==> inputs of run P <==
## fft_16
module fft_16 #(
    parameter WD = 12,
    parameter WNRD = 9
)(
    input                  clk,
    input                  rst_n,
    input                  en,
    input  signed [WD-1:0] sin_re,
    input  signed [WD-1:0] sin_im,
    output signed [WD-1:0] sout_re,
    output signed [WD-1:0] sout_im
);
make LEC_CHECK=0 ABC_AREA=1 CAP_MARGIN=20 CELL_PAD_IN_SITES_DETAIL_PLACEMENT=0 CELL_PAD_IN_SITES_GLOBAL_PLACEMENT=0 CORE_MARGIN=2 CORE_UTILIZATION=72 CTS_CLUSTER_DIAMETER=206 MAX_ROUTING_LAYER=met4 MIN_ROUTING_LAYER=met1 PLACE_DENSITY_LB_ADDON=0.01 SETUP_SLACK_MARGIN=1.33 SLEW_MARGIN=15 finish   # period 9.3 ns
run.sh (not shown) runs the stock make flow with config.mk's settings and CLKGATE_MAP_FILE=.
==> run R (differences from run P) <==
Settings changed: ABC_AREA 1 to not set, CELL_PAD_IN_SITES_DETAIL_PLACEMENT 0 to not set, CELL_PAD_IN_SITES_GLOBAL_PLACEMENT 0 to not set, CTS_CLUSTER_DIAMETER 206 to not set, MAX_ROUTING_LAYER met4 to not set, MIN_ROUTING_LAYER met1 to not set, PLACE_DENSITY_LB_ADDON 0.01 to not set, SETUP_SLACK_MARGIN 1.33 to -0.26, SLEW_MARGIN 15 to 20.
==> flow/constraint.sdc (replaced) <==
create_clock -name core_clock -period 9.7 [get_ports {clk}]
set_input_delay 1.9400 -clock core_clock [delete_from_list [all_inputs] [get_ports {clk}]]
set_output_delay 1.9400 -clock core_clock [all_outputs]
set_load 0.01 [all_outputs]
==> run C (differences from run P) <==
Settings changed: ABC_AREA 1 to not set, CELL_PAD_IN_SITES_DETAIL_PLACEMENT 0 to not set, CELL_PAD_IN_SITES_GLOBAL_PLACEMENT 0 to not set, CORE_UTILIZATION 72 to 40, CTS_CLUSTER_DIAMETER 206 to not set, MAX_ROUTING_LAYER met4 to not set, MIN_ROUTING_LAYER met1 to not set, PLACE_DENSITY_LB_ADDON 0.01 to not set, SETUP_SLACK_MARGIN 1.33 to not set, SLEW_MARGIN 15 to 20.
==> flow/constraint.sdc (replaced) <==
create_clock -name core_clock -period 10.7 [get_ports {clk}]
set_input_delay 2.1400 -clock core_clock [delete_from_list [all_inputs] [get_ports {clk}]]
set_output_delay 2.1400 -clock core_clock [all_outputs]
set_load 0.01 [all_outputs]
==> comparison table <==
|  | run C | run R | run P |
|---|---|---|---|
| First-pass GRT wire length | 222,000 microns | 225,000 microns | 233,000 microns |
| Worst setup endpoint | stage1_out_re[6] | stage1_out_re[3] | stage1_out_re[0] |
| Highest metal layer with signal wires | met5 | met4 | met4 |
| Inserted Clock Buffers | 54 | 49 | 50 |
| Met2 usage in global routing | 36.4% | 65.3% | 67.8% |
| Via total after detailed routing | 39,800 | 41,900 | 46,100 |
| Met1 Usage GRT | 27.5% | 46.7% | 45.1% |
| Final cycle utilization of the critical path | 97.7% | 107% | 97.7% |
| Post-synth area from yosys stat | 0.0518 sq mm | 0.0518 sq mm | 0.0526 sq mm |
| Non-clock buffering overhead | 6.86% | 7.30% | 6.97% |
| Synth-to-layout area growth | 16.2% | 14.0% | 17.0% |
| Sum of routed wire segments on met1 | 59,900 microns | 54,400 microns | 54,500 microns |
| Area share of and-or/or-and cells after synthesis | 12.8% | 12.8% | 7.51% |
| Wire length after detailed routing | 137,000 microns | 141,000 microns | 152,000 microns |
| Floorplan Core Area | 0.129 sq mm | 0.0714 sq mm | 0.0726 sq mm |
| Status | no timing/DRC/antenna violations | complete, but fails checks | no timing/DRC/antenna violations |
| Reasons for failing layout checks | - | negative setup slack | - |
| Count of buffers added by post-CTS timing repair for setup | 25 | 43 | 37 |
| Net count of the finished layout | 7,428 | 7,451 | 8,513 |
| Depth of the critical timing path with buffers and inverters included | 42 | 43 | 37 |
| Hold slack final | 0.394 ns | 0.423 ns | 0.391 ns |
| Synth unique cells | 97 | 97 | 56 |
| Worst r2r src | stage1_out_im[0] | d1_re[7][1] | count[1] |
| Sum Neg Setup Slack | 0 ns | -15.72 ns | 0 ns |


==> inputs of run a <==
fft_16 again, from the RTL that the note above started with.
Settings: LEC_CHECK=0, CAP_MARGIN=20, CORE_ASPECT_RATIO=1.38, CORE_MARGIN=2, CORE_UTILIZATION=53, CTS_CLUSTER_DIAMETER=42, MAX_ROUTING_LAYER=met4, PLACE_DENSITY_LB_ADDON=0.22, SETUP_SLACK_MARGIN=-0.92, SLEW_MARGIN=20; clock period 13.4 ns.
==> inputs of run b, as changes to run a <==
==> flow/config.mk (replaced) <==
export PLATFORM = sky130hd
export DESIGN_NAME = fft_16
export DESIGN_NICKNAME = fft_16
export VERILOG_FILES = /design/flow/design.v
export SDC_FILE = /design/flow/constraint.sdc
export NUM_CORES = 4
export LEC_CHECK = 0
export ABC_AREA = 1
export CAP_MARGIN = 20
export CORE_MARGIN = 2
export CORE_UTILIZATION = 72
export CTS_CLUSTER_DIAMETER = 263
export CTS_CLUSTER_SIZE = 44
export PLACE_DENSITY_LB_ADDON = 0.2
export SETUP_SLACK_MARGIN = 1.7
export SLEW_MARGIN = 20
==> flow/constraint.sdc (replaced) <==
create_clock -name core_clock -period 6.63 [get_ports {clk}]
set_input_delay 1.3260 -clock core_clock [delete_from_list [all_inputs] [get_ports {clk}]]
set_output_delay 1.3260 -clock core_clock [all_outputs]
set_load 0.01 [all_outputs]
==> inputs of run c, as changes to run a <==
==> flow/config.mk (replaced) <==
export PLATFORM = sky130hd
export DESIGN_NAME = fft_16
export DESIGN_NICKNAME = fft_16
export VERILOG_FILES = /design/flow/design.v
export SDC_FILE = /design/flow/constraint.sdc
export NUM_CORES = 4
export LEC_CHECK = 0
export ABC_AREA = 1
export CAP_MARGIN = 20
export CORE_MARGIN = 2
export CORE_UTILIZATION = 72
export CTS_CLUSTER_DIAMETER = 244
export MAX_ROUTING_LAYER = met4
export PLACE_DENSITY_LB_ADDON = 0.01
export SETUP_SLACK_MARGIN = 2.43
export SLEW_MARGIN = 20
==> flow/constraint.sdc (replaced) <==
create_clock -name core_clock -period 8.37 [get_ports {clk}]
set_input_delay 1.6740 -clock core_clock [delete_from_list [all_inputs] [get_ports {clk}]]
set_output_delay 1.6740 -clock core_clock [all_outputs]
set_load 0.01 [all_outputs]
==> results_slide.txt <==
Physical Implementation Snapshot

Outcome
  – Run status: complete, no violations

Detailed routing
  – Via density per instance: 5.47
  – Per-cell routed wire length: 18.6 um
  – Routed length on met1: 48900 um

Timing
  – Relative slew slack: 0.286
  – Number of failing setup endpoints in the final timing report: 0

Floorplan
  – FP Rows: 134

Min path
  – Path category of the worst min-delay check: flip-flop to flip-flop

Setup path
  – Cell family with most CP delay: adder cells
  – CP arrival: 12.70 ns

Place
  – Worst setup timing slack at the placement stage: 0.674 ns
  – Post-placement cell area: 0.0537 mm^2

Global routing
  – Global routing met2 resource utilization: 0.508

Layout
  – Total of clock buffers placed in the layout: 65

Synth
  – Yosys synthesis chip area: 0.0518 mm^2
  – Basic-gate share of the synthesized area counting and, or, nand and nor cells: 0.127
That was run a.
==> results_slide.txt <==
Implementation Results

Outcome
  – Run status: aborted with a tool error
  – Last step reached: global routing

Place
  – Post-placement cell area: 0.0610 mm^2
  – Worst setup timing slack at the placement stage: -2.92 ns

Synth
  – Yosys synthesis chip area: 0.0526 mm^2
  – Post-synthesis async set-or-reset flop share: 0
  – Basic-gate share of the synthesized area counting and, or, nand and nor cells: 0.171
  – Most frequently used cell type in the post-synthesis netlist: inv_1
  – Yosys xor share: 0.0377
  – Cell type with the largest total area: fa_1

Floorplan
  – Die height: 274 um
  – FP Rows: 99

CTS
  – Sinks on Clock Net: 460
That was run b.
==> results_slide.txt <==
Physical Implementation Snapshot

Min path
  – Path category of the worst min-delay check: flip-flop to flip-flop

Setup path
  – CP arrival: 9.60 ns
  – Dominant cell type by count on the critical path: nand2_1
  – Cell family with most CP delay: adder cells
  – Path depth of the worst reg2reg path: 43

Timing
  – Relative slew slack: 0.243
  – Number of failing setup endpoints in the final timing report: 48
  – Post-layout worst setup margin: -0.813 ns

Outcome
  – Checks failing in the layout checks: setup timing
  – Run status: failed layout checks

Detailed routing
  – Routed length on met1: 57400 um
  – Per-cell routed wire length: 19.7 um

Global routing
  – Global routing met2 resource utilization: 0.725

Layout
  – Total of clock buffers placed in the layout: 70

Synth
  – Basic-gate share of the synthesized area counting and, or, nand and nor cells: 0.171
  – Yosys synthesis chip area: 0.0526 mm^2

Place
  – Worst setup timing slack at the placement stage: -1.43 ns

Floorplan
  – FP Rows: 99
That was run c.
